v1:
## mp2
module mp2 #(
    parameter CLK_FREQ = 12000000,
    parameter INTERVAL = CLK_FREQ / 360
)(
    input logic clk,
    input logic rst,
    output logic RGB_R,
    output logic RGB_G,
    output logic RGB_B
);
Settings: LEC_CHECK=0, CAP_MARGIN=15, CELL_PAD_IN_SITES_DETAIL_PLACEMENT=0, CELL_PAD_IN_SITES_GLOBAL_PLACEMENT=1, CORE_MARGIN=6, CORE_UTILIZATION=40, CTS_CLUSTER_DIAMETER=72, GPL_ROUTABILITY_DRIVEN=1, GPL_TIMING_DRIVEN=1, HOLD_SLACK_MARGIN=0.2, MAX_ROUTING_LAYER=met5, MIN_ROUTING_LAYER=met2, PLACE_DENSITY=0.57, SLEW_MARGIN=20, TNS_END_PERCENT=40; clock period 30.0 ns.
run.sh (not shown) runs the stock make flow with config.mk's settings and CLKGATE_MAP_FILE=.
v1 reached the end of the flow, and the finished layout is clean on the timing, design-rule and antenna checks.
Input changes introduced in v7 (baseline for comparison: v1):
Settings: GPL_TIMING_DRIVEN: 1 -> unset; MAX_ROUTING_LAYER: met5 -> unset; PLACE_DENSITY: 0.57 -> unset; CTS_CLUSTER_DIAMETER: 72 -> unset; CELL_PAD_IN_SITES_GLOBAL_PLACEMENT: 1 -> unset; GPL_ROUTABILITY_DRIVEN: 1 -> 0; MIN_ROUTING_LAYER: met2 -> unset; TNS_END_PERCENT: 40 -> unset; CORE_MARGIN: 6 -> 2; CELL_PAD_IN_SITES_DETAIL_PLACEMENT: 0 -> 2; HOLD_SLACK_MARGIN: 0.2 -> unset.
[summary]
- Total length of routed wires (lower): v1
- In v7 the total iterations of the first detailed-routing run turned out 4 lower than in v1.
- When the final numbers for v1 and v7 were put side by side, the biggest fanout along the worst timing path turned out to be greater in v7.
- Relative to v1, the total sequential power of v7 is higher by about 0.9%.
- Re pre-placement core utilization: no difference whatsoever between v1 and v7.
- In the metrics for v1 and v7, the one carrying the higher final clock period utilization by the worst path is v7.
- v7 vs v1 — tightest hold margin rose 0.031 ns.
- Compared with v1, v7 ends up with less cell area.
- v7 -> v1: synthesized cell count delta 0, exact match
- Sequential share of cell area essentially unchanged between v7 and v1.

Starting RTL as in the previous note.
Settings: LEC_CHECK=0, ABC_AREA=1, CAP_MARGIN=20, CORE_MARGIN=2, CORE_UTILIZATION=72, CTS_CLUSTER_SIZE=58, HOLD_SLACK_MARGIN=0.28, PLACE_DENSITY=0.73, SETUP_SLACK_MARGIN=4.56, SLEW_MARGIN=20, TNS_END_PERCENT=5; clock period 16.1 ns.
Edit:
Settings changed: CORE_UTILIZATION 72 to 71, CTS_CLUSTER_SIZE 58 to not set, HOLD_SLACK_MARGIN 0.28 to not set, PLACE_DENSITY 0.73 to not set, SETUP_SLACK_MARGIN 4.56 to not set, TNS_END_PERCENT 5 to not set.
Clock period 16.1 ns to 26.5 ns, I/O delays scaled along.
Combinational power went down by well over a third.
Die size went up slightly.
Area after synthesis stays the same.
Setup slack improves by 6.9 ns.
Total power went down by well over a third.
Count of clock-buffer cells in the layout stays the same.
Via count went down by about a fifth.
First-iteration DRC count went down by well over a third.
Sequential share of layout area went up by 0.60 points.
Core utilization went down by 13 points.
Edit:
Settings changed: ABC_AREA 1 to not set, CORE_UTILIZATION 71 to 66, CTS_CLUSTER_DIAMETER set to 204, HOLD_SLACK_MARGIN set to 0.28.
Clock period 26.5 ns to 13.8 ns, I/O delays scaled along.
What happened:
- This time the run did not get past global routing, error GRT-0232
- die area went up by 5.7%
- synthesized cell count went down by 15%
- area after synthesis decreases by 1.6%
Edit:
Settings changed: CORE_UTILIZATION 66 to 54, CTS_CLUSTER_DIAMETER 204 to not set, HOLD_SLACK_MARGIN 0.28 to not set.
Clock period 13.8 ns to 22.0 ns, I/O delays scaled along.
After rerunning: Now the flow finished clean; synthesized cell count stays the same; die size climbs by 22%; synthesized area stays the same.

Setup of build 43:
mp2 again, from the RTL that the note above started with.
## mp2
module mp2 #(
    parameter CLK_FREQ = 12000000,
    parameter INTERVAL = CLK_FREQ / 360
)(
    input logic clk,
    input logic rst,
    output logic RGB_R,
    output logic RGB_G,
    output logic RGB_B
);
Settings: LEC_CHECK=0, ABC_AREA=1, CAP_MARGIN=20, CORE_MARGIN=2, CORE_UTILIZATION=72, CTS_CLUSTER_SIZE=58, HOLD_SLACK_MARGIN=-0.08, PLACE_DENSITY=0.73, SETUP_SLACK_MARGIN=4.56, SLEW_MARGIN=20; clock period 16.1 ns.
Build 43 did not run to completion, as it errored out during 5_1_grt.
Inputs modified between build 43 and build 15:
# build 43
export LEC_CHECK = 0
export ABC_AREA = 1
export CAP_MARGIN = 20
export CORE_MARGIN = 2
export CORE_UTILIZATION = 72
export CTS_CLUSTER_SIZE = 58
export HOLD_SLACK_MARGIN = -0.08
export PLACE_DENSITY = 0.73
export SETUP_SLACK_MARGIN = 4.56
export SLEW_MARGIN = 20
create_clock -name core_clock -period 16.1 [get_ports {clk}]
# build 15
export LEC_CHECK = 0
export CAP_MARGIN = 20
export CORE_MARGIN = 2
export CORE_UTILIZATION = 57
export SLEW_MARGIN = 20
create_clock -name core_clock -period 20.8 [get_ports {clk}]
Notes after the runs:
Taking build 43 as the reference point, the multiplexer share of the synthesized area of build 15 rises by 0.86 points.
Sort build 15 and build 43 by post-CTS setup buffer count, descending, and build 43 comes first.
Build 15 vs build 43 — die outline area climbed by more than 10%
Build 15 was carried through to the last stage, and its layout satisfied the timing, design-rule and antenna checks.
Against build 43 as the reference, build 15 delivers a lower fraction of the mapped netlist area in simple logic gates.
Post-synthesis instance total: build 15 lower than build 43
Here is what was changed in the inputs of build 50 compared with build 15.
# build 15
export LEC_CHECK = 0
export CAP_MARGIN = 20
export CORE_MARGIN = 2
export CORE_UTILIZATION = 57
export SLEW_MARGIN = 20
create_clock -name core_clock -period 20.8 [get_ports {clk}]
# build 50
export LEC_CHECK = 0
export CAP_MARGIN = 20
export CORE_MARGIN = 2
export CORE_UTILIZATION = 40
export SLEW_MARGIN = 20
create_clock -name core_clock -period 30.0 [get_ports {clk}]
[summary]
Build 50: worst hold slack 0.0058 ns above build 15. The die size in build 15 is 0.71 times that in build 50. Between build 50 and build 15, it is build 50 whose total wire length after detailed routing is higher, by 2.2%. Worst setup slack in build 50 vs build 15: up 6.79 ns.
--- input diff build 50..build 94 ---
# build 50
export LEC_CHECK = 0
export CAP_MARGIN = 20
export CORE_MARGIN = 2
export CORE_UTILIZATION = 40
export SLEW_MARGIN = 20
create_clock -name core_clock -period 30.0 [get_ports {clk}]
# build 94
export LEC_CHECK = 0
export CAP_MARGIN = 15
export CELL_PAD_IN_SITES_DETAIL_PLACEMENT = 0
export CORE_MARGIN = 2
export CORE_UTILIZATION = 40
export GPL_ROUTABILITY_DRIVEN = 1
export GPL_TIMING_DRIVEN = 0
export MIN_ROUTING_LAYER = met2
export PLACE_DENSITY_LB_ADDON = 0.09
export SLEW_MARGIN = 5
create_clock -name core_clock -period 30.0 [get_ports {clk}]
- Status build 94: flow complete, layout not clean - design-rule violations
- Final cell area: build 94 above build 50
- Relative to build 50, fraction of power consumed by the clock network increased by 0.6 points in build 94.
- Of build 94 and build 50, the lower global-route usage belongs to build 50.
- On sequential share of cell area, build 94 and build 50 are neck and neck.
- Going from build 50 to build 94, hold slack decreased by 0.0033 ns relative to the old numbers, slack of the worst reg-to-reg path saw a decrease.
Relative to build 94, the following input files were edited for build 26:
# build 94
export LEC_CHECK = 0
export CAP_MARGIN = 15
export CELL_PAD_IN_SITES_DETAIL_PLACEMENT = 0
export CORE_MARGIN = 2
export CORE_UTILIZATION = 40
export GPL_ROUTABILITY_DRIVEN = 1
export GPL_TIMING_DRIVEN = 0
export MIN_ROUTING_LAYER = met2
export PLACE_DENSITY_LB_ADDON = 0.09
export SLEW_MARGIN = 5
create_clock -name core_clock -period 30.0 [get_ports {clk}]
# build 26
export LEC_CHECK = 0
export CAP_MARGIN = 20
export CORE_MARGIN = 2
export CORE_UTILIZATION = 57
export CTS_CLUSTER_DIAMETER = 319
export CTS_CLUSTER_SIZE = 100
export SLEW_MARGIN = 20
export TNS_END_PERCENT = 5
create_clock -name core_clock -period 30.0 [get_ports {clk}]
Results
Comparing build 26 and build 94, the lower least setup slack across all paths after layout was measured on build 94. Build 26 against build 94: count of clock buffers in the final design now sits lower, switching power as a share of total power now sits lower, via total after detailed routing now sits lower. Run comparison: build 26 destination of the critical timing path RGB_G; build 94 destination of the critical timing path RGB_R. Build 94 and build 26: one clean run, build 26; the rest did not finish clean. Nothing crashed in build 94 and all stages finished; the problem is that the final layout failed, the offending checks being design-rule violations. The share of power burned in the clock network of build 94 and that of build 26 are within noise of each other.
Power and IR drop assume default switching activity.
